File: flow/design.v
`timescale 1ns / 1ps
module Lowpass(input clk, input rst, input en, input [15:0] in, output [15:0] out);
	reg [15:0] ff [31:0];
	assign out = en ? ( ff[0] + ff[1] + ff[2]+ ff[3]+ ff[4]+ ff[5]+ ff[6]+ ff[7]+ ff[8]+ ff[9]+ ff[10]+ ff[11]+ ff[12]+ ff[13]+ ff[14]+
	ff[15]+ ff[16]+ ff[17]+ ff[18]+ ff[19]+ ff[20]+ ff[21]+ ff[22]+ ff[23]+ ff[24]+ ff[25]+ ff[26]+ ff[27]+ ff[28]+ ff[29]+ ff[30]+ ff[31]) >> 6 : 16'b0;
	integer i, j;
	always@(posedge clk or posedge rst) begin
		if(rst)
			for(i = 0; i < 32; i = i + 1)
				ff[i] <= 16'b0;
		else if(en) begin
			ff[0] <= in;
			for(i = 1; i < 32; i = i + 1)
				ff[i] <= ff[i-1];
		end
	end
endmodule
File: flow/run.sh
#!/bin/bash
# the make line also repeats each setting of config.mk as NAME=value (left out here)
make -C /OpenROAD-flow-scripts/flow DESIGN_CONFIG=/design/flow/config.mk WORK_HOME=/design/flow/orfs CLKGATE_MAP_FILE= finish
File: flow/config.mk
export PLATFORM = sky130hd
export DESIGN_NAME = Lowpass
export DESIGN_NICKNAME = Lowpass
export VERILOG_FILES = /design/flow/design.v
export SDC_FILE = /design/flow/constraint.sdc
export NUM_CORES = 4
export LEC_CHECK = 0
export CAP_MARGIN = 35
export CELL_PAD_IN_SITES_GLOBAL_PLACEMENT = 1
export CORE_MARGIN = 2
export CORE_UTILIZATION = 40
export HOLD_SLACK_MARGIN = -0.07
export PLACE_DENSITY_LB_ADDON = 0.28
export SLEW_MARGIN = 40
File: flow/constraint.sdc
create_clock -name core_clock -period 8.24 [get_ports {clk}]
set_input_delay 1.6480 -clock core_clock [delete_from_list [all_inputs] [get_ports {clk}]]
set_output_delay 1.6480 -clock core_clock [all_outputs]
set_load 0.01 [all_outputs]
==> results of run 1 <==
cell type report:
| class | instances | area (um^2) |
|---|---|---|
| clock buffer | 86 | 1680 |
| clock inverter | 20 | 295 |
| sequential | 512 | 12800 |
| timing repair buffer | 152 | 1310 |
| multi-input combinational | 1260 | 15100 |
| fill | 6735 | 40200 |
| inverter | 566 | 2130 |
| tap | 969 | 1210 |
what timing repair did:
| action | 4_1_cts | 5_1_grt |
|---|---|---|
| gates cloned | 0 | 0 |
| pin swaps | 31 | 9 |
| endpoints found under the setup margin | 10 | 10 |
| buffers inserted | 6 | 3 |
| gates resized | 54 | 21 |
layer usage:
layer | track usage [%] | share of wire (%)
met3 | 2.06 | 2.4
met5 | 0 | 0
met4 | 3.10 | 1.7
met1 | 16.1 | 37
met2 | 28.8 | 59
per-stage QoR:
stage,utilization (%),std cells
4_1_cts,46.1,3562
2_1_floorplan,-,2423
3_5_place_dp,43.3,3450
5_1_grt,46.2,3565
6_report,46.2,3565
3_3_place_gp,43.2,3449
==> results.toml, run 1 <==
# yosys + openroad results
[placed_design]
hpwlAfterDp_um = 38300
dpl_worst_slack_ns = -0.418
io_buffer_count = 28
finalWeightedCongestion = 0.748
placed_area_um2 = 32300

[sta]
slew_viol_final = 0
worstMarginPinSlew_ns = 0.752
fin_setup_tns_ns = -3.18
fin_crit_sh_pct = 105
grt_setup_unrepaired = "true"
setup_viol = 10
min_period_ns = 8.65
fin_ws_ns = -0.411
slew_headroom_pct = 49.9
holdWs_ns = 0.477
fin_skew_ns = 0.0124
fmax_mhz = 116
final_hold_viol_count = 0

[critical_path]
crit_start = "ff[18][7]"
rr_endpoint = "ff[28][2]"
path_depth = 21
path_cells = "fa_1 > inv_1 > fa_1 > inv_1 > fa_1 > inv_1 > fa_1 > inv_1 > fa_1 > fa_1 > fa_1 > fa_1 > ha_4 > a21o_1 > a21o_1 > a221o_2 > buf_6 > a31oi_4 > xnor2_1 > and2_1 > buf_2"
slowest_stage = "fa_1"
critPathRequiredTime_ns = 6.59
critPathCapture = "out[8]"
worst_path_most_repeated_cell = "fa_1"
critPathArrivalTime_ns = 7.00
crit_fanout = 3
end_kind = "primary output"
path_delay_family = "adder cells"
start_kind = "register"
slowest_delay_ns = 0.56
critical_path_class = "reg -> out"
path_buffers = 6
r2r_slack_ns = 7.32
reg2regPathDepth = 2
r2r-start = "ff[27][2]"

[drt]
wl_per_cell_um = 14.4
drtIter0Drc = 504
first_pass_iters = 5
num_vias = 16100
drtAntennaViolNets = 0
drc = 0
wl_um = 51400
antenna_cells_inserted = 0
via_per_inst = 4.52

[flow_run]
maxCapViolations = 0
tool_warnings = 33

[yosys]
synthTopCellsByCount = "566 x inv_1, 512 x dfrtp_1, 422 x fa_1"
synth_stat.cells = 2418
synth-edff-count = 0
ys_sh_aoi_pct = 3.54
top_area_cell = "dfrtp_1"
synth.area.top_cells = "dfrtp_1 42%, fa_1 28%, mux2_2 12%, inv_1 7.0%, o21ai_0 2.7%"
mux_share_pct = 12.0
synth_cell_type_count = 30
ys.warnings.count = 2
yosysMostFrequentCell = "inv_1"
synthArstFlopShare_pct = 100
xor_share_pct = 2.06
netlist_logic_family_top = "adder cells"
synth_cells = 2418
numSynthFlops = 512
synth_seq_share_pct = 42.4
top_area_share_pct = 42.4
syn_area_um2 = 30200
ys_sh_adder_pct = 29.1
avgSynthCellArea_um2 = 12.5
ys_chip_area_um2 = 30200
flop_cell = "dfrtp_1"
synthSimpleGateAreaFrac_pct = 2.73

[cts]
cts-buffers-inserted = 57
htreeDepth = 2
cts.path.max_buffers = 3
cts_sinks = 512
clkLatencyLatePin_ns = 0.63
clk_pin_slew_worst_paths_ns = 0.06
cts_hold_buffers = 0
cts_tree = "done"
ctsRootBufferMaster = "clkbuf_16"

[global_route]
grt_pass1_wl_um = 91300
grt_max_degree = 220
track_usage_pct = 14.4
grt_pass1_vias = 18700
grt-ovfl-total = 0
antenna_found_initial = 0

[min_path]
hold_depth = 2
whs_endpoint = "ff[4][5]"
hp-class = "reg -> reg"
hp-start = "ff[3][5]"

[floorplanning]
core_area_um2 = 74700
die_w_um = 279
initCoreUtil_pct = 40.5
dieArea_um2 = 77800
core.rowCount = 100
die_h_um = 279
num_io_pins = 35

[status]
status = "complete, but fails checks"
so.violations = "negative setup slack"

[cells_and_area]
fin_area_um2 = 34500
area_delta_synth_final_pct = 14.2
nNetsFinal = 3019
==> run 2, diff against run 1 <==
ABC_AREA = 1   (was not set)
CAP_MARGIN = 20   (was 35)
CELL_PAD_IN_SITES_GLOBAL_PLACEMENT = not set   (was 1)
CORE_UTILIZATION = 72   (was 40)
HOLD_SLACK_MARGIN = not set   (was -0.07)
PLACE_DENSITY = 0.37   (was not set)
PLACE_DENSITY_LB_ADDON = not set   (was 0.28)
SLEW_MARGIN = 20   (was 40)
clock period = 8.73 ns   (was 8.24 ns; I/O delays follow)
==> results.toml, run 2 <==
# yosys + openroad results
[cells_and_area]
area_delta_synth_final_pct = 8.87
fin_area_um2 = 33400
final_cells = 3702
nNetsFinal = 3591
final_util_pct = 79.5
nFillCells = 2681

[yosys]
ys_sh_aoi_pct = 8.16
ys_sh_adder_pct = 28.7
numSynthFlops = 512
synth-edff-count = 0
ys_chip_area_um2 = 30700
mux_share_pct = 0
ys.warnings.count = 2
xor_share_pct = 0.913
synthArstFlopShare_pct = 100
synthSimpleGateAreaFrac_pct = 9.71
synth_stat.cells = 3130
avgSynthCellArea_um2 = 9.81
flop_cell = "dfrtp_1"
synthTopCellsByCount = "739 x inv_1, 723 x nand2_1, 512 x dfrtp_1"
synth.area.top_cells = "dfrtp_1 42%, fa_1 28%, inv_1 9.0%, nand2_1 8.8%, o21ai_0 7.7%"
top_area_cell = "dfrtp_1"
synth_cells = 3130
synth_seq_share_pct = 41.7
syn_area_um2 = 30700
yosysMostFrequentCell = "inv_1"
synth_cell_type_count = 29
top_area_share_pct = 41.7
netlist_logic_family_top = "adder cells"

[sta]
fin_setup_tns_ns = 0
fin_crit_sh_pct = 99.3
final_hold_viol_count = 0
slew_headroom_pct = 29.5
setup_viol = 0
min_period_ns = 8.67
worstMarginPinSlew_ns = 1.06
grt_setup_unrepaired = "true"
fin_skew_ns = 0.0110
slew_viol_final = 0
fmax_mhz = 115

[cts]
clk_pin_slew_worst_paths_ns = 0.06
cts_sinks = 512
clkLatencyLatePin_ns = 0.61
ctsRootBufferMaster = "clkbuf_16"
cts_hold_buffers = 0
cts_tree = "done"
cts-buffers-inserted = 54
htreeDepth = 2
cts.path.max_buffers = 3

[drt]
first_pass_iters = 6
drtIter0Drc = 1324
drc = 0
wl_um = 58100
drtAntennaViolNets = 0
wl_per_cell_um = 15.7
num_vias = 19500
antenna_cells_inserted = 0
via_per_inst = 5.27

[min_path]
hp-start = "ff[22][3]"
whs_endpoint = "ff[23][3]"
hp-class = "reg -> reg"
hold_depth = 2

[critical_path]
path_depth = 22
crit_fanout = 7
end_kind = "primary output"
worst_path_most_repeated_cell = "fa_1"
crit_start = "ff[22][6]"
reg2regPathDepth = 3
rr_endpoint = "ff[22][8]"
path_cells = "inv_2 > fa_1 > fa_1 > inv_1 > fa_1 > inv_1 > fa_1 > inv_1 > fa_1 > fa_1 > fa_1 > fa_1 > ha_4 > nand2_2 > o21ai_1 > a21o_1 > nand2_1 > nand2_2 > a31o_4 > o21ai_1 > a21oi_2 > buf_2"
slowest_stage = "fa_1"
critPathCapture = "out[6]"
critPathArrivalTime_ns = 6.92
start_kind = "register"
critical_path_class = "reg -> out"
slowest_delay_ns = 0.54
path_delay_family = "adder cells"
r2r-start = "ff[21][8]"
critPathRequiredTime_ns = 6.98
path_buffers = 5
r2r_slack_ns = 7.87

[placed_design]
placed_cells = 3593
hpwlAfterDp_um = 40400
placed_area_um2 = 31300
io_buffer_count = 28
finalWeightedCongestion = 0.852

[floorplanning]
initCoreUtil_pct = 73.0
die_h_um = 211
dieArea_um2 = 44300
die_w_um = 211
num_io_pins = 35
core_area_um2 = 42000
core.rowCount = 75

[global_route]
grt_pass1_wl_um = 100000
track_usage_pct = 28.7
antenna_found_initial = 0
grt_max_degree = 277
grt_pass1_vias = 21400
grt-ovfl-total = 0

[flow_run]
maxCapViolations = 0
tool_warnings = 43

[status]
status = "timing/DRC/antenna clean"
-- run 2: area by class of cell --
cell class | instances | area (um^2) | area share [%]
clock buffers | 88 | 1650 | 4.94
clock inverters | 10 | 121 | 0.363
well taps | 539 | 674 | 2.02
inverters | 739 | 2790 | 8.33
multi-input cells | 1763 | 14900 | 44.6
repair buffers | 51 | 488 | 1.46
flip-flops and latches | 512 | 12800 | 38.3
-- run 2: layer usage --
| metal | part of all wire, % | GRT usage (%) | routed length, um |
|---|---|---|---|
| met3 | 2.8 | 3.67 | 1620 |
| met4 | 4.0 | 10.2 | 2300 |
| met2 | 56 | 53.0 | 32300 |
| met1 | 38 | 34.8 | 21900 |
| met5 | 0 | 0 | 0 |
-- run 2: through the flow --
step | worst slack [ns] | hold slack, ns
after floorplan | 0.0317 | 0.453
after global placement | 0.0610 | 0.459
after detailed placement | -0.0213 | 0.467
after CTS | 0.0113 | 0.482
after global routing | -0.139 | 0.497
final | 0.0628 | 0.480
-- run 2: timing repair --
| action | 4_1_cts | 5_1_grt |
|---|---|---|
| setup buffers | 0 | 10 |
| pin swaps | 7 | 38 |
| endpoints found under the setup margin | 10 | 9 |
| gates cloned | 0 | 0 |
| gates resized | 56 | 41 |
==> run 3, diff against run 2 <==
ABC_AREA = 0   (was 1)
CTS_CLUSTER_SIZE = 37   (was not set)
PLACE_DENSITY = 0.36   (was 0.37)
SETUP_SLACK_MARGIN = 1.43   (was not set)
clock period = 5.41 ns   (was 8.73 ns; I/O delays follow)
==> results.toml, run 3 <==
# yosys + openroad results
[yosys]
synthTopCellsByCount = "566 x inv_1, 512 x dfrtp_1, 422 x fa_1"
ys_sh_aoi_pct = 3.54
synth_cells = 2418
synthSimpleGateAreaFrac_pct = 2.73
synth_cell_type_count = 30
mux_share_pct = 12.0
netlist_logic_family_top = "adder cells"
numSynthFlops = 512
top_area_cell = "dfrtp_1"
synth-edff-count = 0
avgSynthCellArea_um2 = 12.5
synth_seq_share_pct = 42.4
synth.area.top_cells = "dfrtp_1 42%, fa_1 28%, mux2_2 12%, inv_1 7.0%, o21ai_0 2.7%"
synthArstFlopShare_pct = 100
synth_stat.cells = 2418
ys_chip_area_um2 = 30200
ys_sh_adder_pct = 29.1
syn_area_um2 = 30200
top_area_share_pct = 42.4
xor_share_pct = 2.06
flop_cell = "dfrtp_1"
ys.warnings.count = 2
yosysMostFrequentCell = "inv_1"

[drt]
via_per_inst = 5.20
drtIter0Drc = 1027
first_pass_iters = 6
wl_um = 53800
wl_per_cell_um = 16.3
num_vias = 17200
drtAntennaViolNets = 0
antenna_cells_inserted = 0
drc = 0

[floorplanning]
core_area_um2 = 41700
initCoreUtil_pct = 72.6
die_h_um = 209
die_w_um = 209
core.rowCount = 75
num_io_pins = 35
dieArea_um2 = 43700

[placed_design]
placed_cells = 3194
finalWeightedCongestion = 0.818
io_buffer_count = 28
hpwlAfterDp_um = 38300
placed_area_um2 = 33200

[global_route]
grt_max_degree = 246
grt_pass1_wl_um = 93300
track_usage_pct = 27.0
grt_pass1_vias = 20200
grt-ovfl-total = 0
antenna_found_initial = 0

[cells_and_area]
final_util_pct = 84.3
combGateArea_um2 = 15100
final_cells = 3307
register_area_um2 = 12800
nFillCells = 2182
fin_area_um2 = 35100
area_delta_synth_final_pct = 16.1
nNetsFinal = 3195

[sta]
slew_viol_final = 0
holdWs_ns = 0.479
setup_viol = 10
min_period_ns = 8.12
fin_skew_ns = 0.0129
fin_setup_tns_ns = -25.88
slew_headroom_pct = 18.8
worstMarginPinSlew_ns = 1.22
fmax_mhz = 123
final_hold_viol_count = 0
fin_ws_ns = -2.71
fin_crit_sh_pct = 150
grt_setup_unrepaired = "true"

[critical_path]
reg2regPathDepth = 5
path_delay_family = "adder cells"
end_kind = "primary output"
critPathCapture = "out[6]"
slowest_delay_ns = 0.58
critPathRequiredTime_ns = 4.33
start_kind = "register"
path_depth = 22
critical_path_class = "reg -> out"
slowest_stage = "fa_2"
r2r_slack_ns = 4.44
crit_fanout = 3
worst_path_most_repeated_cell = "fa_1"
critPathArrivalTime_ns = 7.04
path_cells = "inv_2 > fa_1 > inv_2 > fa_1 > inv_1 > fa_1 > fa_1 > inv_2 > fa_2 > fa_1 > fa_1 > fa_1 > ha_4 > a41oi_2 > o21ai_2 > and2_4 > a221o_2 > buf_6 > a31oi_4 > xnor2_2 > and2_1 > buf_2"
r2r-start = "ff[21][3]"
crit_start = "ff[21][3]"
path_buffers = 6
rr_endpoint = "ff[21][3]"

[cts]
cts.path.max_buffers = 3
htreeDepth = 2
clkLatencyLatePin_ns = 0.60
cts_sinks = 512
clk_pin_slew_worst_paths_ns = 0.06
cts_tree = "done"
ctsRootBufferMaster = "clkbuf_16"
cts-buffers-inserted = 54

[min_path]
whs_endpoint = "ff[1][1]"
hp-class = "reg -> reg"
hold_depth = 2
hp-start = "ff[0][1]"

[status]
so.violations = "negative setup slack"
status = "complete, but fails checks"

[flow_run]
tool_warnings = 39
maxCapViolations = 0
## run 3: cell type report
| type | count | share of cell area (%) |
|---|---|---|
| timing repair buffer | 331 | 7.42 |
| tap | 539 | 1.92 |
| sequential | 512 | 36.5 |
| clock buffer | 74 | 4.46 |
| inverter | 566 | 6.06 |
| clock inverter | 25 | 0.538 |
| multi-input combinational | 1260 | 43.1 |
## run 3: per-stage QoR
stage / setup slack [ns]
after global placement: -2.50
after CTS: -2.74
after floorplan: -2.62
after global routing: -2.97
final: -2.71
after detailed placement: -2.58
## run 3: what timing repair did
action	CTS	global route
pin swaps	23	38
buffers inserted	5	9
resized	53	21
hold buffers	0	0
endpoints found under the setup margin	10	10
## run 3: per-layer routing
layer	vias up	wire length (um)	global-route usage (%)
met5	-	0	0
met4	0	2110	10.2
met3	141	1350	3.98
met2	190	31800	52.9
met1	8951	18600	29.4
li1	7922	-	-
==> run 4, diff against run 3 <==
ABC_AREA = 1   (was 0)
CTS_CLUSTER_DIAMETER = 38   (was not set)
GPL_ROUTABILITY_DRIVEN = 0   (was not set)
MAX_ROUTING_LAYER = met4   (was not set)
PLACE_DENSITY = not set   (was 0.36)
PLACE_DENSITY_LB_ADDON = 0.06   (was not set)
SETUP_SLACK_MARGIN = 1.53   (was 1.43)
clock period = 5.37 ns   (was 5.41 ns; I/O delays follow)
==> results.toml, run 4 <==
# yosys + openroad results
[placed_design]
io_buffer_count = 28
hpwlAfterDp_um = 43300
dpl_worst_slack_ns = -2.44
placed_area_um2 = 33400

[sta]
min_period_ns = 8.04
fin_skew_ns = 0.0231
grt_setup_unrepaired = "true"
final_hold_viol_count = 0
fin_crit_sh_pct = 150
slew_headroom_pct = 20.9
fin_setup_tns_ns = -25.70
slew_viol_final = 0
worstMarginPinSlew_ns = 1.19
fmax_mhz = 124
setup_viol = 10
fin_ws_ns = -2.67

[floorplanning]
core.rowCount = 75
dieArea_um2 = 44300
num_io_pins = 35
initCoreUtil_pct = 73.0
die_h_um = 211
die_w_um = 211
core_area_um2 = 42000

[yosys]
synthSimpleGateAreaFrac_pct = 9.71
synth_cells = 3130
synthTopCellsByCount = "739 x inv_1, 723 x nand2_1, 512 x dfrtp_1"
synth.area.top_cells = "dfrtp_1 42%, fa_1 28%, inv_1 9.0%, nand2_1 8.8%, o21ai_0 7.7%"
netlist_logic_family_top = "adder cells"
synth_stat.cells = 3130
ys_sh_aoi_pct = 8.16
avgSynthCellArea_um2 = 9.81
synth-edff-count = 0
top_area_share_pct = 41.7
ys_sh_adder_pct = 28.7
mux_share_pct = 0
yosysMostFrequentCell = "inv_1"
synth_cell_type_count = 29
synthArstFlopShare_pct = 100
numSynthFlops = 512
flop_cell = "dfrtp_1"
synth_seq_share_pct = 41.7
syn_area_um2 = 30700
top_area_cell = "dfrtp_1"
ys_chip_area_um2 = 30700
xor_share_pct = 0.913
ys.warnings.count = 2

[critical_path]
reg2regPathDepth = 4
critPathCapture = "out[9]"
crit_start = "ff[18][5]"
path_depth = 24
r2r-start = "ff[15][13]"
rr_endpoint = "ff[15][13]"
critPathArrivalTime_ns = 6.96
end_kind = "primary output"
slowest_delay_ns = 0.57
worst_path_most_repeated_cell = "fa_1"
path_delay_family = "adder cells"
path_buffers = 6
critPathRequiredTime_ns = 4.30
path_cells = "fa_1 > inv_1 > fa_1 > inv_2 > fa_1 > inv_1 > fa_1 > inv_2 > fa_1 > fa_1 > fa_1 > fa_1 > ha_4 > a21oi_4 > o21ai_2 > a21oi_2 > o41ai_4 > buf_6 > nand2_4 > nand3_4 > nand3_2 > nand2_2 > nor2_4 > buf_6"
critical_path_class = "reg -> out"
r2r_slack_ns = 4.36
start_kind = "register"
slowest_stage = "fa_1"
crit_fanout = 4

[cells_and_area]
nFillCells = 1934
nNetsFinal = 3862
combGateArea_um2 = 15200
area_delta_synth_final_pct = 19.7
final_util_pct = 87.4
register_area_um2 = 12800
fin_area_um2 = 36800

[drt]
drtAntennaViolNets = 0
wl_um = 69400
drc = 0
antenna_cells_inserted = 0
wl_per_cell_um = 17.4
via_per_inst = 5.38
first_pass_iters = 5
num_vias = 21500
drtIter0Drc = 1648

[cts]
ctsRootBufferMaster = "clkbuf_16"
htreeDepth = 3
clk_pin_slew_worst_paths_ns = 0.06
cts.path.max_buffers = 3
cts_tree = "done"
clkLatencyLatePin_ns = 0.62
cts_sinks = 512
cts-buffers-inserted = 82
cts_hold_buffers = 0

[global_route]
grt_pass1_vias = 24200
grt_max_degree = 272
grt_pass1_wl_um = 115000
grt-ovfl-total = 0
track_usage_pct = 34.3
antenna_found_initial = 0

[min_path]
hold_depth = 2
hp-class = "reg -> reg"
whs_endpoint = "ff[25][10]"
hp-start = "ff[24][10]"

[status]
status = "complete, but fails checks"
so.violations = "negative setup slack"

[flow_run]
tool_warnings = 37
maxCapViolations = 0
## run 4: timing repair
action / CTS / global route
pin swaps: 53 / 73
setup endpoints to repair: 10 / 10
cloned: 0 / 0
hold endpoints to repair: 0 / 0
resized: 95 / 67
buffers inserted: 4 / 8
## run 4: layer usage
| layer | track usage, % | vias to the layer above | routed length, um | part of all wire, % |
|---|---|---|---|---|
| li1 | - | 9758 | - | - |
| met4 | 16.0 | 0 | 3690 | 5.3 |
| met5 | - | - | 0 | 0 |
| met1 | 38.2 | 10900 | 24400 | 35 |
| met2 | 61.3 | 584 | 38900 | 56 |
| met3 | 4.80 | 254 | 2350 | 3.4 |
## run 4: layout make-up
| type | instances | area share, % |
|---|---|---|
| clock buffers | 92 | 5.88 |
| clock inverters | 61 | 2.09 |
| inverters | 739 | 7.58 |
| multi-input cells | 1763 | 41.2 |
| flip-flops and latches | 512 | 34.9 |
| well taps | 539 | 1.83 |
| repair buffers | 294 | 6.52 |
## run 4: through the flow
step / cells / hold slack [ns]
2_1_floorplan: 3135 / 0.453
3_3_place_gp: 3835 / 0.458
3_5_place_dp: 3835 / 0.466
4_1_cts: 3992 / 0.472
5_1_grt: 4000 / 0.502
6_report: 4000 / 0.465
==> run 5, diff against run 4 <==
ABC_AREA = not set   (was 1)
CORE_UTILIZATION = 64   (was 72)
CTS_CLUSTER_DIAMETER = not set   (was 38)
CTS_CLUSTER_SIZE = not set   (was 37)
GPL_ROUTABILITY_DRIVEN = not set   (was 0)
MAX_ROUTING_LAYER = not set   (was met4)
PLACE_DENSITY_LB_ADDON = not set   (was 0.06)
SETUP_SLACK_MARGIN = not set   (was 1.53)
clock period = 5.41 ns   (was 5.37 ns; I/O delays follow)
==> results.toml, run 5 <==
# yosys + openroad results
[status]
status = "complete, but fails checks"
so.violations = "negative setup slack"

[yosys]
synthSimpleGateAreaFrac_pct = 2.73
flop_cell = "dfrtp_1"
netlist_logic_family_top = "adder cells"
xor_share_pct = 2.06
synth.area.top_cells = "dfrtp_1 42%, fa_1 28%, mux2_2 12%, inv_1 7.0%, o21ai_0 2.7%"
synth_cell_type_count = 30
synth_cells = 2418
ys.warnings.count = 2
synth_seq_share_pct = 42.4
synthArstFlopShare_pct = 100
yosysMostFrequentCell = "inv_1"
avgSynthCellArea_um2 = 12.5
ys_sh_adder_pct = 29.1
mux_share_pct = 12.0
top_area_share_pct = 42.4
synth_stat.cells = 2418
top_area_cell = "dfrtp_1"
synth-edff-count = 0
ys_sh_aoi_pct = 3.54
ys_chip_area_um2 = 30200
synthTopCellsByCount = "566 x inv_1, 512 x dfrtp_1, 422 x fa_1"
syn_area_um2 = 30200
numSynthFlops = 512

[sta]
grt_setup_unrepaired = "true"
setup_viol = 10
fin_setup_tns_ns = -25.21
slew_headroom_pct = 27.6
fin_skew_ns = 0.0194
min_period_ns = 8.08
final_hold_viol_count = 0
slew_viol_final = 0
fmax_mhz = 124
worstMarginPinSlew_ns = 1.09
fin_crit_sh_pct = 149
fin_ws_ns = -2.67

[min_path]
whs_endpoint = "ff[1][4]"
hold_depth = 2
hp-class = "reg -> reg"
hp-start = "ff[0][4]"

[drt]
wl_per_cell_um = 15.6
wl_um = 52900
antenna_cells_inserted = 0
drtAntennaViolNets = 0
via_per_inst = 5.00
first_pass_iters = 5
drtIter0Drc = 824
num_vias = 16900
drc = 0

[floorplanning]
dieArea_um2 = 49000
core_area_um2 = 46600
core.rowCount = 79
die_w_um = 221
initCoreUtil_pct = 65.0
die_h_um = 221
num_io_pins = 35

[cells_and_area]
area_delta_synth_final_pct = 17.4
fin_area_um2 = 35500
nFillCells = 2976
register_area_um2 = 12800
nNetsFinal = 3202
combGateArea_um2 = 15200

[critical_path]
critical_path_class = "reg -> out"
path_buffers = 6
slowest_delay_ns = 0.57
critPathCapture = "out[8]"
path_depth = 22
r2r-start = "ff[2][2]"
start_kind = "register"
critPathRequiredTime_ns = 4.33
slowest_stage = "fa_1"
path_cells = "inv_2 > fa_1 > inv_2 > fa_1 > fa_1 > fa_1 > fa_1 > fa_1 > inv_1 > fa_2 > inv_2 > fa_2 > ha_4 > a41oi_2 > o21ai_2 > and2_4 > a221o_2 > buf_6 > a31oi_4 > xnor2_1 > and2_1 > buf_2"
reg2regPathDepth = 4
worst_path_most_repeated_cell = "fa_1"
crit_start = "ff[2][2]"
crit_fanout = 3
end_kind = "primary output"
r2r_slack_ns = 4.41
critPathArrivalTime_ns = 7.00
path_delay_family = "adder cells"
rr_endpoint = "ff[3][2]"

[cts]
cts-buffers-inserted = 54
cts_tree = "done"
cts_sinks = 512
cts_hold_buffers = 0
clk_pin_slew_worst_paths_ns = 0.06
ctsRootBufferMaster = "clkbuf_16"
cts.path.max_buffers = 3
clkLatencyLatePin_ns = 0.61
htreeDepth = 2

[placed_design]
hpwlAfterDp_um = 38500
placed_area_um2 = 33400
io_buffer_count = 28
finalWeightedCongestion = 0.825
dpl_worst_slack_ns = -2.56

[flow_run]
maxCapViolations = 0
tool_warnings = 41

[global_route]
grt_max_degree = 206
track_usage_pct = 23.6
antenna_found_initial = 0
grt_pass1_wl_um = 93100
grt_pass1_vias = 20000
grt-ovfl-total = 0
[run 5: what timing repair did]
item / in CTS / in global routing
setup buffers: 7 / 7
setup endpoints to repair: 10 / 10
pin swaps: 38 / 35
gates resized: 62 / 21
[run 5: per-stage QoR]
stage	instances	util (%)	hold WS (ns)
after floorplan	2423	-	0.453
after global placement	3270	71.6	0.460
after detailed placement	3270	71.6	0.473
after CTS	3378	76.0	0.488
after global routing	3385	76.2	0.510
final	3385	76.2	0.480
[run 5: final cells by class]
cell class	count	area share [%]
multi-input combinational	1260	42.7
sequential	512	36.1
timing repair buffer	338	7.66
inverter	566	6.00
clock buffer	77	4.50
tap	607	2.14
clock inverter	25	0.906
[run 5: routing by layer]
layer  GRT usage, %  vias up  wire [um]
met2           46.0      143      30900
met5              0        -          0
met3           2.83       98       1170
met1           26.8     8767      19200
met4           7.45        0       1490
li1               -     7926          -
==> run 6, diff against run 5 <==
CELL_PAD_IN_SITES_DETAIL_PLACEMENT = 2   (was not set)
CORE_ASPECT_RATIO = 0.94   (was not set)
CORE_MARGIN = 5   (was 2)
CORE_UTILIZATION = 40   (was 64)
GPL_ROUTABILITY_DRIVEN = 0   (was not set)
GPL_TIMING_DRIVEN = 1   (was not set)
MAX_ROUTING_LAYER = met4   (was not set)
MIN_ROUTING_LAYER = met2   (was not set)
SLEW_MARGIN = 30   (was 20)
TNS_END_PERCENT = 35   (was not set)
clock period = 7.65 ns   (was 5.41 ns; I/O delays follow)
==> results.toml, run 6 <==
# yosys + openroad results
[drt]
drtIter0Drc = 5970
wl_um = 111000
num_vias = 27700
wl_per_cell_um = 29.4
first_pass_iters = 7
drc = 0
drtAntennaViolNets = 0
via_per_inst = 7.37

[critical_path]
path_cells = "inv_2 > fa_1 > inv_2 > fa_1 > fa_1 > inv_2 > fa_2 > inv_2 > fa_1 > fa_1 > fa_1 > fa_1 > ha_4 > a21oi_2 > o21ai_2 > and2_4 > a221o_2 > buf_6 > a31oi_4 > xnor2_1 > and2_1 > buf_2"
path_depth = 22
path_buffers = 6
reg2regPathDepth = 3
critPathArrivalTime_ns = 7.62
r2r-start = "ff[24][5]"
critPathRequiredTime_ns = 6.12
start_kind = "register"
crit_start = "ff[26][5]"
rr_endpoint = "ff[24][5]"
end_kind = "primary output"
slowest_stage = "fa_1"
worst_path_most_repeated_cell = "fa_1"
r2r_slack_ns = 6.43
crit_fanout = 4
critical_path_class = "reg -> out"
slowest_delay_ns = 0.63
path_delay_family = "adder cells"
critPathCapture = "out[8]"

[yosys]
synthArstFlopShare_pct = 100
synth-edff-count = 0
synth_stat.cells = 2418
netlist_logic_family_top = "adder cells"
mux_share_pct = 12.0
ys_sh_adder_pct = 29.1
xor_share_pct = 2.06
yosysMostFrequentCell = "inv_1"
ys.warnings.count = 2
syn_area_um2 = 30200
ys_sh_aoi_pct = 3.54
synthSimpleGateAreaFrac_pct = 2.73
synth_seq_share_pct = 42.4
top_area_share_pct = 42.4
top_area_cell = "dfrtp_1"
flop_cell = "dfrtp_1"
ys_chip_area_um2 = 30200
synth_cells = 2418
synth.area.top_cells = "dfrtp_1 42%, fa_1 28%, mux2_2 12%, inv_1 7.0%, o21ai_0 2.7%"
synthTopCellsByCount = "566 x inv_1, 512 x dfrtp_1, 422 x fa_1"
synth_cell_type_count = 30
numSynthFlops = 512
avgSynthCellArea_um2 = 12.5

[global_route]
grt_pass1_vias = 34900
grt-ovfl-total = 0
grt_pass1_wl_um = 163000
antenna_found_initial = 2
track_usage_pct = 40.9
grt_max_degree = 237

[cts]
cts-buffers-inserted = 56
clk_pin_slew_worst_paths_ns = 0.07
cts_hold_buffers = 0
cts_sinks = 512
htreeDepth = 2
ctsRootBufferMaster = "clkbuf_16"
clkLatencyLatePin_ns = 0.66
cts_tree = "done"
cts.path.max_buffers = 3

[placed_design]
dpl_worst_slack_ns = -1.21
placed_cells = 3632
placed_area_um2 = 33600
io_buffer_count = 28
hpwlAfterDp_um = 65900

[sta]
grt_setup_unrepaired = "true"
worstMarginPinSlew_ns = 1.01
fin_skew_ns = 0.0186
final_hold_viol_count = 0
holdWs_ns = 0.511
min_period_ns = 9.15
setup_viol = 10
fin_setup_tns_ns = -13.57
fin_ws_ns = -1.50
fin_crit_sh_pct = 120
slew_headroom_pct = 32.6
fmax_mhz = 109
slew_viol_final = 0

[status]
status = "complete, but fails checks"
so.violations = "negative setup slack"

[cells_and_area]
final_cells = 3762
nFillCells = 7216
area_delta_synth_final_pct = 18.5
fin_area_um2 = 35800
nNetsFinal = 3193

[min_path]
hold_depth = 2
hp-start = "ff[10][2]"
hp-class = "reg -> reg"
whs_endpoint = "ff[11][2]"

[floorplanning]
dieArea_um2 = 81200
core.rowCount = 97
num_io_pins = 35
core_area_um2 = 74800
initCoreUtil_pct = 40.4
die_w_um = 294
die_h_um = 277

[flow_run]
tool_warnings = 45
maxCapViolations = 0
-- run 6: repair_timing --
action | 4_1_cts | 5_1_grt
gates resized | 74 | 57
pin swaps | 41 | 58
cloned | 0 | 0
buffers inserted | 9 | 12
endpoints found under the setup margin | 10 | 10
-- run 6: per-layer routing --
metal  part of all wire (%)  GRT usage, %  routed length [um]  vias up
li1                       -             -                   -     7848
met4                     15          14.0               16200        0
met3                     30          39.5               33500     1384
met1                      0             -                   0     9382
met2                     55          55.2               60900     9121
met5                      0             -                   0        -
-- run 6: cell type report --
cell class              count  area, um^2  area share, %
inverters                 566        2130           5.94
multi-input cells        1260       15200           42.4
clock buffers              88        1660           4.64
clock inverters            15         158          0.440
diodes                      4        10.0         0.0279
repair buffers            327        2610           7.28
well taps                 990        1240           3.46
flip-flops and latches    512       12800           35.8
-- run 6: per-stage QoR --
stage	util, %
finish	47.9
global route	47.9
CTS	47.5
detailed placement	44.9
global placement	44.9
floorplan	-
==> run 7, diff against run 6 <==
ABC_AREA = 0   (was not set)
CAP_MARGIN = 5   (was 20)
CELL_PAD_IN_SITES_DETAIL_PLACEMENT = 1   (was 2)
CELL_PAD_IN_SITES_GLOBAL_PLACEMENT = 3   (was not set)
CORE_ASPECT_RATIO = 1.96   (was 0.94)
CORE_MARGIN = 10   (was 5)
CORE_UTILIZATION = 48   (was 40)
GPL_ROUTABILITY_DRIVEN = 1   (was 0)
HOLD_SLACK_MARGIN = 0.13   (was not set)
MAX_ROUTING_LAYER = met5   (was met4)
MIN_ROUTING_LAYER = not set   (was met2)
PLACE_DENSITY_LB_ADDON = 0.26   (was not set)
SETUP_SLACK_MARGIN = 1.76   (was not set)
SLEW_MARGIN = 20   (was 30)
TNS_END_PERCENT = 5   (was 35)
clock period = 11.4 ns   (was 7.65 ns; I/O delays follow)
==> results.toml, run 7 <==
# yosys + openroad results
[cells_and_area]
final_util_pct = 53.2
nFillCells = 6302
nNetsFinal = 2899
area_delta_synth_final_pct = 9.67

[yosys]
ys_sh_adder_pct = 29.1
ys_chip_area_um2 = 30200
synth_cell_type_count = 30
numSynthFlops = 512
top_area_cell = "dfrtp_1"
yosysMostFrequentCell = "inv_1"
ys_sh_aoi_pct = 3.54
ys.warnings.count = 2
xor_share_pct = 2.06
synth_cells = 2418
synthArstFlopShare_pct = 100
syn_area_um2 = 30200
synth_seq_share_pct = 42.4
synthSimpleGateAreaFrac_pct = 2.73
top_area_share_pct = 42.4
avgSynthCellArea_um2 = 12.5
mux_share_pct = 12.0
synth-edff-count = 0
synthTopCellsByCount = "566 x inv_1, 512 x dfrtp_1, 422 x fa_1"
synth_stat.cells = 2418
flop_cell = "dfrtp_1"
synth.area.top_cells = "dfrtp_1 42%, fa_1 28%, mux2_2 12%, inv_1 7.0%, o21ai_0 2.7%"
netlist_logic_family_top = "adder cells"

[critical_path]
path_depth = 21
critPathCapture = "out[7]"
critPathArrivalTime_ns = 7.40
worst_path_most_repeated_cell = "fa_1"
start_kind = "register"
critical_path_class = "reg -> out"
path_cells = "inv_1 > fa_1 > fa_1 > inv_1 > fa_1 > inv_1 > fa_1 > inv_1 > fa_2 > fa_1 > fa_1 > fa_1 > ha_1 > a21oi_1 > o21ai_1 > and2_2 > a221o_1 > a21oi_2 > xor2_1 > nor2b_1 > clkdlybuf4s50_1"
crit_start = "ff[21][5]"
slowest_delay_ns = 0.62
crit_fanout = 5
critPathRequiredTime_ns = 9.12
end_kind = "primary output"
r2r_slack_ns = 10.51
reg2regPathDepth = 1
path_delay_family = "adder cells"
rr_endpoint = "ff[19][13]"
r2r-start = "ff[18][13]"
path_buffers = 5
slowest_stage = "fa_2"

[sta]
fin_setup_tns_ns = 0
slew_viol_final = 0
setup_viol = 0
fin_ws_ns = 1.72
min_period_ns = 9.68
fin_crit_sh_pct = 84.9
final_hold_viol_count = 0
worstMarginPinSlew_ns = 1.12
grt_setup_unrepaired = "true"
slew_headroom_pct = 25.2
fin_skew_ns = 0.0175
fmax_mhz = 103

[cts]
clk_pin_slew_worst_paths_ns = 0.06
clkLatencyLatePin_ns = 0.61
cts-buffers-inserted = 50
cts_tree = "done"
htreeDepth = 2
cts.path.max_buffers = 3
cts_sinks = 512
cts_hold_buffers = 0
ctsRootBufferMaster = "clkbuf_16"

[min_path]
hp-start = "ff[25][4]"
whs_endpoint = "ff[26][4]"
hp-class = "reg -> reg"
hold_depth = 2

[drt]
via_per_inst = 4.98
wl_um = 61700
drtIter0Drc = 497
drc = 0
antenna_cells_inserted = 0
drtAntennaViolNets = 0
wl_per_cell_um = 19.0
num_vias = 16200
first_pass_iters = 4

[floorplanning]
die_w_um = 199
core.rowCount = 128
num_io_pins = 35
core_area_um2 = 62300
dieArea_um2 = 74000
initCoreUtil_pct = 48.5
die_h_um = 371

[placed_design]
dpl_worst_slack_ns = 2.11
io_buffer_count = 28
finalWeightedCongestion = 0.830
hpwlAfterDp_um = 46700

[global_route]
grt_max_degree = 240
grt_pass1_wl_um = 100000
grt-ovfl-total = 0
grt_pass1_vias = 19500
track_usage_pct = 17.7
antenna_found_initial = 1

[flow_run]
maxCapViolations = 0
tool_warnings = 36

[status]
status = "timing/DRC/antenna clean"
-- run 7: routing by layer --
layer | track usage [%] | routed length (um) | up-vias
met3 | 1.68 | 1240 | 84
li1 | - | - | 7299
met4 | 5.85 | 1860 | 0
met2 | 38.7 | 40400 | 116
met5 | 0 | 0 | -
met1 | 15.5 | 18200 | 8682
-- run 7: final cells by class --
| cell class | count | area [um^2] | area share (%) |
|---|---|---|---|
| clock buffers | 71 | 1470 | 4.44 |
| inverters | 566 | 2130 | 6.42 |
| multi-input cells | 1260 | 15000 | 45.2 |
| clock inverters | 22 | 369 | 1.11 |
| well taps | 780 | 976 | 2.94 |
| repair buffers | 39 | 407 | 1.23 |
| flip-flops and latches | 512 | 12800 | 38.6 |
-- run 7: metrics by stage --
step                      cells  hold WS, ns  cell area, um^2
after floorplan            2423        0.453            30300
after global placement     3156        0.458            31300
after detailed placement   3156        0.479            31300
after CTS                  3249        0.493            33100
after global routing       3250        0.518            33200
final                      3250        0.490            33200
-- run 7: repair_timing --
action | 4_1_cts | 5_1_grt
setup buffers | 0 | 1
cloned | 0 | 0
pin swaps | 3 | 2
gates resized | 5 | 8
endpoints found under the setup margin | 7 | 9
==> run 8, diff against run 7 <==
ABC_AREA = 1   (was 0)
CAP_MARGIN = 20   (was 5)
CELL_PAD_IN_SITES_DETAIL_PLACEMENT = not set   (was 1)
CELL_PAD_IN_SITES_GLOBAL_PLACEMENT = not set   (was 3)
CORE_ASPECT_RATIO = not set   (was 1.96)
CORE_MARGIN = 2   (was 10)
CORE_UTILIZATION = 72   (was 48)
CTS_CLUSTER_DIAMETER = 382   (was not set)
CTS_CLUSTER_SIZE = 10   (was not set)
GPL_ROUTABILITY_DRIVEN = 0   (was 1)
GPL_TIMING_DRIVEN = not set   (was 1)
HOLD_SLACK_MARGIN = not set   (was 0.13)
MAX_ROUTING_LAYER = not set   (was met5)
PLACE_DENSITY_LB_ADDON = 0.06   (was 0.26)
SETUP_SLACK_MARGIN = not set   (was 1.76)
TNS_END_PERCENT = 95   (was 5)
clock period = 5.58 ns   (was 11.4 ns; I/O delays follow)
==> results.toml, run 8 <==
# yosys + openroad results
[yosys]
ys_sh_adder_pct = 28.7
synth_cell_type_count = 29
ys_sh_aoi_pct = 8.16
ys.warnings.count = 2
synth.area.top_cells = "dfrtp_1 42%, fa_1 28%, inv_1 9.0%, nand2_1 8.8%, o21ai_0 7.7%"
ys_chip_area_um2 = 30700
synthArstFlopShare_pct = 100
synthSimpleGateAreaFrac_pct = 9.71
netlist_logic_family_top = "adder cells"
top_area_share_pct = 41.7
synth_seq_share_pct = 41.7
synthTopCellsByCount = "739 x inv_1, 723 x nand2_1, 512 x dfrtp_1"
top_area_cell = "dfrtp_1"
syn_area_um2 = 30700
synth_cells = 3130
mux_share_pct = 0
numSynthFlops = 512
flop_cell = "dfrtp_1"
avgSynthCellArea_um2 = 9.81
yosysMostFrequentCell = "inv_1"
synth-edff-count = 0
xor_share_pct = 0.913
synth_stat.cells = 3130

[drt]
wl_um = 63800
num_vias = 20800
antenna_cells_inserted = 0
drc = 0
drtAntennaViolNets = 0
wl_per_cell_um = 16.3
first_pass_iters = 5
via_per_inst = 5.33
drtIter0Drc = 1461

[critical_path]
critical_path_class = "reg -> out"
slowest_delay_ns = 0.56
worst_path_most_repeated_cell = "fa_1"
r2r_slack_ns = 4.63
reg2regPathDepth = 3
critPathRequiredTime_ns = 4.46
start_kind = "register"
path_buffers = 7
r2r-start = "ff[7][5]"
path_depth = 20
path_delay_family = "adder cells"
crit_fanout = 4
critPathArrivalTime_ns = 7.01
crit_start = "ff[22][5]"
slowest_stage = "fa_1"
path_cells = "inv_2 > fa_2 > fa_1 > inv_1 > fa_1 > inv_1 > fa_1 > inv_1 > fa_1 > fa_1 > fa_1 > fa_1 > ha_4 > nand4_1 > o41ai_4 > buf_4 > a31oi_4 > buf_6 > a21oi_4 > buf_2"
rr_endpoint = "ff[8][5]"
critPathCapture = "out[7]"
end_kind = "primary output"

[cts]
cts.path.max_buffers = 3
htreeDepth = 2
ctsRootBufferMaster = "clkbuf_16"
clkLatencyLatePin_ns = 0.62
cts_sinks = 512
cts_tree = "done"
cts-buffers-inserted = 57
cts_hold_buffers = 0
clk_pin_slew_worst_paths_ns = 0.06

[sta]
fin_skew_ns = 0.0250
fin_setup_tns_ns = -24.32
fin_crit_sh_pct = 146
grt_setup_unrepaired = "true"
final_hold_viol_count = 0
fmax_mhz = 123
slew_viol_final = 0
min_period_ns = 8.13
setup_viol = 10
worstMarginPinSlew_ns = 1.29
slew_headroom_pct = 14.0
fin_ws_ns = -2.55

[floorplanning]
die_h_um = 211
core_area_um2 = 42000
die_w_um = 211
core.rowCount = 75
num_io_pins = 35
dieArea_um2 = 44300
initCoreUtil_pct = 73.0

[placed_design]
dpl_worst_slack_ns = -2.59
hpwlAfterDp_um = 43600
io_buffer_count = 28
placed_cells = 3834

[flow_run]
maxCapViolations = 0
tool_warnings = 41

[global_route]
grt_pass1_vias = 23400
grtUsageMet2_pct = 56.9
grt-busiest-layer = "met2"
grt_pass1_wl_um = 107000
use_met1_pct = 35.0
antenna_found_initial = 0
track_usage_pct = 30.7
grt_max_degree = 295
grt-ovfl-total = 0
use_met3_pct = 3.68

[cells_and_area]
final_util_pct = 83.6
final_cells = 3908
area_delta_synth_final_pct = 14.5
nNetsFinal = 3837
nFillCells = 2363

[min_path]
whs_endpoint = "ff[14][10]"
hold_depth = 2
hp-class = "reg -> reg"
hp-start = "ff[13][10]"

[status]
so.violations = "negative setup slack"
status = "complete, but fails checks"
==> run 8: per-stage QoR <==
step / hold slack, ns / instance area (um^2)
5_1_grt: 0.519 / 35100
4_1_cts: 0.480 / 34900
6_report: 0.475 / 35100
3_5_place_dp: 0.469 / 33100
3_3_place_gp: 0.460 / 33100
2_1_floorplan: 0.453 / 30700
==> run 8: layout make-up <==
| class | count | area (um^2) | share of cell area [%] |
|---|---|---|---|
| clock buffers | 58 | 1450 | 4.13 |
| clock inverters | 3 | 47.5 | 0.135 |
| inverters | 739 | 2790 | 7.92 |
| multi-input cells | 1763 | 15000 | 42.7 |
| flip-flops and latches | 512 | 12800 | 36.5 |
| well taps | 539 | 674 | 1.92 |
| repair buffers | 294 | 2350 | 6.69 |
==> run 8: timing repair <==
action                     CTS  global route
cloned                       0             0
resized                     95            65
pin swaps                   32            32
setup endpoints to repair   10            10
buffers inserted             3            12
==> run 8: routing by layer <==
| layer | part of all wire (%) | wire (um) |
|---|---|---|
| met5 | 0 | 0 |
| met4 | 6.2 | 3980 |
| met3 | 3.2 | 2010 |
| met2 | 55 | 35300 |
| met1 | 35 | 22500 |
==> run 9, diff against run 8 <==
ABC_AREA = not set   (was 1)
CORE_UTILIZATION = 59   (was 72)
CTS_CLUSTER_DIAMETER = not set   (was 382)
CTS_CLUSTER_SIZE = not set   (was 10)
GPL_ROUTABILITY_DRIVEN = not set   (was 0)
PLACE_DENSITY_LB_ADDON = not set   (was 0.06)
TNS_END_PERCENT = not set   (was 95)
clock period = 4.7 ns   (was 5.58 ns; I/O delays follow)
==> results.toml, run 9 <==
# yosys + openroad results
[status]
status = "complete, but fails checks"
so.violations = "negative setup slack"

[critical_path]
crit_fanout = 4
path_cells = "fa_1 > inv_2 > fa_1 > inv_2 > fa_1 > inv_2 > fa_1 > inv_1 > fa_1 > fa_1 > fa_1 > fa_1 > ha_4 > a21o_1 > a21o_1 > a221o_2 > buf_6 > a31oi_4 > xnor2_1 > and2_1 > buf_2"
critPathCapture = "out[6]"
r2r_slack_ns = 3.68
start_kind = "register"
slowest_stage = "fa_1"
slowest_delay_ns = 0.58
end_kind = "primary output"
crit_start = "ff[20][7]"
critical_path_class = "reg -> out"
reg2regPathDepth = 3
worst_path_most_repeated_cell = "fa_1"
rr_endpoint = "ff[20][7]"
path_delay_family = "adder cells"
path_buffers = 6
critPathRequiredTime_ns = 3.76
path_depth = 21
r2r-start = "ff[20][7]"
critPathArrivalTime_ns = 7.01

[yosys]
synth_seq_share_pct = 42.4
top_area_cell = "dfrtp_1"
synth_stat.cells = 2418
ys_chip_area_um2 = 30200
mux_share_pct = 12.0
synthArstFlopShare_pct = 100
ys.warnings.count = 2
numSynthFlops = 512
flop_cell = "dfrtp_1"
avgSynthCellArea_um2 = 12.5
top_area_share_pct = 42.4
yosysMostFrequentCell = "inv_1"
ys_sh_adder_pct = 29.1
netlist_logic_family_top = "adder cells"
syn_area_um2 = 30200
synth_cell_type_count = 30
ys_sh_aoi_pct = 3.54
synth_cells = 2418
synthSimpleGateAreaFrac_pct = 2.73
synthTopCellsByCount = "566 x inv_1, 512 x dfrtp_1, 422 x fa_1"
synth-edff-count = 0
xor_share_pct = 2.06
synth.area.top_cells = "dfrtp_1 42%, fa_1 28%, mux2_2 12%, inv_1 7.0%, o21ai_0 2.7%"

[sta]
slew_viol_final = 0
worstMarginPinSlew_ns = 1.07
final_hold_viol_count = 0
fmax_mhz = 126
grt_setup_unrepaired = "true"
setup_viol = 10
fin_setup_tns_ns = -30.56
slew_headroom_pct = 28.7
min_period_ns = 7.95
fin_crit_sh_pct = 169
fin_skew_ns = 0.00655
fin_ws_ns = -3.25

[floorplanning]
die_w_um = 230
initCoreUtil_pct = 60.0
dieArea_um2 = 53100
core_area_um2 = 50400
die_h_um = 230
num_io_pins = 35
core.rowCount = 82

[cts]
ctsRootBufferMaster = "clkbuf_16"
cts.path.max_buffers = 3
cts-buffers-inserted = 55
cts_sinks = 512
cts_hold_buffers = 0
clk_pin_slew_worst_paths_ns = 0.06
htreeDepth = 2
clkLatencyLatePin_ns = 0.61
cts_tree = "done"

[cells_and_area]
nNetsFinal = 3202
fin_area_um2 = 35500
area_delta_synth_final_pct = 17.4
final_cells = 3446
nFillCells = 3583

[placed_design]
finalWeightedCongestion = 0.793
hpwlAfterDp_um = 38700
io_buffer_count = 28
placed_cells = 3341
placed_area_um2 = 33500

[flow_run]
maxCapViolations = 0
tool_warnings = 41

[global_route]
grt_pass1_wl_um = 91900
use_met1_pct = 24.8
grt_max_degree = 166
grt_pass1_vias = 19400
track_usage_pct = 21.7
grt-busiest-layer = "met2"
antenna_found_initial = 0
use_met3_pct = 2.69
grtUsageMet2_pct = 42.2
grt-ovfl-total = 0

[drt]
drtIter0Drc = 769
drtAntennaViolNets = 0
antenna_cells_inserted = 0
wl_um = 52300
drc = 0
num_vias = 16800
via_per_inst = 4.88
wl_per_cell_um = 15.2
first_pass_iters = 4

[min_path]
hold_depth = 2
hp-class = "reg -> reg"
whs_endpoint = "ff[2][1]"
hp-start = "ff[1][1]"
## run 9: routing by layer
| layer | share of wire [%] | vias to the layer above |
|---|---|---|
| li1 | - | 7941 |
| met3 | 2.1 | 71 |
| met1 | 37 | 8710 |
| met2 | 58 | 111 |
| met5 | 0 | - |
| met4 | 2.4 | 0 |
## run 9: layout make-up
type,instances,area (um^2),area share [%]
multi-input cells,1260,15100,42.6
flip-flops and latches,512,12800,36.1
repair buffers,337,2660,7.48
inverters,566,2130,6.00
clock buffers,77,1600,4.51
well taps,672,841,2.37
clock inverters,22,338,0.952
## run 9: metrics by stage
| step | util [%] | hold WS [ns] | worst slack, ns |
|---|---|---|---|
| 3_3_place_gp | 66.4 | 0.458 | -3.12 |
| 2_1_floorplan | - | 0.453 | -3.19 |
| 3_5_place_dp | 66.4 | 0.469 | -3.16 |
| 5_1_grt | 70.5 | 0.510 | -3.48 |
| 4_1_cts | 70.4 | 0.483 | -3.29 |
| 6_report | 70.5 | 0.482 | -3.25 |
## run 9: what timing repair did
action,4_1_cts,5_1_grt
resized,57,17
setup endpoints to repair,10,10
pin swaps,22,30
buffers inserted,2,4
==> run 10, diff against run 9 <==
CAP_MARGIN = 5   (was 20)
CELL_PAD_IN_SITES_DETAIL_PLACEMENT = 2   (was not set)
CELL_PAD_IN_SITES_GLOBAL_PLACEMENT = 3   (was not set)
CORE_ASPECT_RATIO = 1.43   (was not set)
CORE_UTILIZATION = 55   (was 59)
CTS_CLUSTER_DIAMETER = 142   (was not set)
GPL_ROUTABILITY_DRIVEN = 1   (was not set)
MIN_ROUTING_LAYER = met1   (was not set)
SETUP_SLACK_MARGIN = 2.22   (was not set)
clock period = 10.5 ns   (was 4.7 ns; I/O delays follow)
==> results.toml, run 10 <==
# implementation run metrics
[yosys]
avgSynthCellArea_um2 = 12.5
xor_share_pct = 2.06
top_area_share_pct = 42.4
synth-edff-count = 0
top_area_cell = "dfrtp_1"
synth_seq_share_pct = 42.4
mux_share_pct = 12.0
synthArstFlopShare_pct = 100
ys_sh_adder_pct = 29.1
ys_chip_area_um2 = 30200
synth_cells = 2418
synthTopCellsByCount = "566 x inv_1, 512 x dfrtp_1, 422 x fa_1"
synth.area.top_cells = "dfrtp_1 42%, fa_1 28%, mux2_2 12%, inv_1 7.0%, o21ai_0 2.7%"
syn_area_um2 = 30200
flop_cell = "dfrtp_1"
numSynthFlops = 512
synthSimpleGateAreaFrac_pct = 2.73
yosysMostFrequentCell = "inv_1"
ys.warnings.count = 2
synth_cell_type_count = 30
ys_sh_aoi_pct = 3.54
netlist_logic_family_top = "adder cells"
synth_stat.cells = 2418

[placed_design]
io_buffer_count = 28
dpl_worst_slack_ns = 0.942
placed_cells = 3106
hpwlAfterDp_um = 58900
finalWeightedCongestion = 0.763

[floorplanning]
core.rowCount = 102
die_w_um = 200
num_io_pins = 35
core_area_um2 = 54200
initCoreUtil_pct = 55.8
dieArea_um2 = 56900
die_h_um = 284

[cts]
cts-buffers-inserted = 54
cts.path.max_buffers = 3
ctsRootBufferMaster = "clkbuf_16"
cts_sinks = 512
cts_hold_buffers = 0
htreeDepth = 2

[global_route]
track_usage_pct = 76.8
grt-ovfl-total = 442

[status]
status = "aborted with a tool error"
error = "[ERROR GRT-0232] Routing congestion too high. Check the congestion heatmap in the GUI."
lastStage = "global routing (5_1_grt)"
-- run 10: repair_timing --
| item | in CTS |
|---|---|
| gates resized | 110 |
| hold endpoints to repair | 0 |
| pin swaps | 53 |
| gates cloned | 0 |
| setup endpoints to repair | 10 |
| buffers inserted | 27 |
-- run 10: layer usage --
layer / global-route usage (%) / GRT overflow
met1: 77.9 / 3
met2: 92.6 / 249
met3: 59.3 / 4
met4: 80.5 / 186
met5: 18.0 / 0
-- run 10: per-stage QoR --
step	area, um^2	hold slack [ns]
after floorplan	30300	0.453
after global placement	31200	0.459
after detailed placement	31200	0.475
after CTS	33400	0.512
==> run 11, diff against run 10 <==
ABC_AREA = 1   (was not set)
CAP_MARGIN = 20   (was 5)
CELL_PAD_IN_SITES_DETAIL_PLACEMENT = 0   (was 2)
CELL_PAD_IN_SITES_GLOBAL_PLACEMENT = 2   (was 3)
CORE_ASPECT_RATIO = 1.1   (was 1.43)
CORE_MARGIN = 10   (was 2)
CORE_UTILIZATION = 27   (was 55)
CTS_CLUSTER_DIAMETER = not set   (was 142)
GPL_TIMING_DRIVEN = 1   (was not set)
MAX_ROUTING_LAYER = met5   (was not set)
MIN_ROUTING_LAYER = not set   (was met1)
SETUP_SLACK_MARGIN = 1.39   (was 2.22)
clock period = 11.4 ns   (was 10.5 ns; I/O delays follow)
==> results.toml, run 11 <==
# yosys + openroad results
[drt]
first_pass_iters = 4
antenna_cells_inserted = 0
wl_per_cell_um = 13.7
drtIter0Drc = 969
wl_um = 64000
drc = 0
num_vias = 18800
via_per_inst = 4.01
drtAntennaViolNets = 0

[cts]
cts_sinks = 512
cts-buffers-inserted = 68
cts_tree = "done"
htreeDepth = 3
cts.path.max_buffers = 3
clkLatencyLatePin_ns = 0.61
ctsRootBufferMaster = "clkbuf_16"
clk_pin_slew_worst_paths_ns = 0.06
cts_setup_buffers = 0

[yosys]
ys_sh_aoi_pct = 8.16
flop_cell = "dfrtp_1"
top_area_cell = "dfrtp_1"
avgSynthCellArea_um2 = 9.81
synth_cells = 3130
ys_sh_adder_pct = 28.7
netlist_logic_family_top = "adder cells"
synth_cell_type_count = 29
synth-edff-count = 0
synthTopCellsByCount = "739 x inv_1, 723 x nand2_1, 512 x dfrtp_1"
top_area_share_pct = 41.7
xor_share_pct = 0.913
synth.area.top_cells = "dfrtp_1 42%, fa_1 28%, inv_1 9.0%, nand2_1 8.8%, o21ai_0 7.7%"
synth_stat.cells = 3130
synth_seq_share_pct = 41.7
syn_area_um2 = 30700
ys_chip_area_um2 = 30700
synthArstFlopShare_pct = 100
ys.warnings.count = 2
yosysMostFrequentCell = "inv_1"
mux_share_pct = 0
synthSimpleGateAreaFrac_pct = 9.71
numSynthFlops = 512

[placed_design]
placed_cells = 4563
hpwlAfterDp_um = 45300
finalWeightedCongestion = 0.700
io_buffer_count = 28

[floorplanning]
die_h_um = 374
die_w_um = 342
core_area_um2 = 113000
dieArea_um2 = 128000
core.rowCount = 129
initCoreUtil_pct = 27.3
num_io_pins = 35

[global_route]
track_usage_pct = 10.5
grt-ovfl-total = 0
grt_max_degree = 223
antenna_found_initial = 1
grt_pass1_vias = 20500
grt_pass1_wl_um = 109000

[min_path]
hp-class = "reg -> reg"
whs_endpoint = "ff[16][1]"
hp-start = "ff[15][1]"
hold_depth = 2

[cells_and_area]
nFillCells = 12100
nNetsFinal = 3597
register_area_um2 = 12800
final_util_pct = 30.9
final_cells = 4685
combGateArea_um2 = 14600
area_delta_synth_final_pct = 13.2

[critical_path]
slowest_stage = "clkdlybuf4s50_1"
slowest_delay_ns = 0.61
crit_fanout = 4
critPathCapture = "out[9]"
worst_path_most_repeated_cell = "fa_1"
crit_start = "ff[21][3]"
rr_endpoint = "ff[1][9]"
path_delay_family = "adder cells"
end_kind = "primary output"
r2r_slack_ns = 10.61
r2r-start = "ff[0][9]"
reg2regPathDepth = 2
critPathArrivalTime_ns = 7.48
critPathRequiredTime_ns = 9.12
path_depth = 25
path_buffers = 7
critical_path_class = "reg -> out"
start_kind = "register"

[sta]
fin_setup_tns_ns = 0
worstMarginPinSlew_ns = 0.974
final_hold_viol_count = 0
grt_setup_unrepaired = "true"
slew_viol_final = 0
fmax_mhz = 102
slew_headroom_pct = 35.1
setup_viol = 0
fin_crit_sh_pct = 85.6
fin_skew_ns = 0.0188
min_period_ns = 9.76
holdWs_ns = 0.469

[flow_run]
tool_warnings = 37
maxCapViolations = 0

[status]
status = "timing/DRC/antenna clean"
-- run 11: layer usage --
metal / GRT usage (%) / wire length [um] / part of all wire (%) / vias to the layer above
li1: - / - / - / 9206
met1: 13.1 / 27500 / 43 / 9338
met2: 18.7 / 33500 / 52 / 133
met3: 1.62 / 1500 / 2.3 / 94
met4: 2.87 / 1480 / 2.3 / 0
met5: 0 / 0 / 0 / -
-- run 11: cell type report --
| cell class | instances | share of cell area [%] |
|---|---|---|
| repair buffers | 43 | 1.30 |
| clock inverters | 17 | 0.486 |
| multi-input cells | 1763 | 42.1 |
| flip-flops and latches | 512 | 36.9 |
| inverters | 739 | 8.01 |
| well taps | 1506 | 5.42 |
| clock buffers | 105 | 5.88 |
-- run 11: repair_timing --
action / CTS / global route
hold buffers: 0 / 0
endpoints found under the setup margin: 2 / 4
resized: 2 / 4
-- run 11: per-stage QoR --
step | worst slack [ns] | instance area, um^2
2_1_floorplan | 2.17 | 30700
3_3_place_gp | 2.06 | 32500
3_5_place_dp | 1.92 | 32500
4_1_cts | 1.42 | 34800
5_1_grt | 1.31 | 34800
6_report | 1.64 | 34800
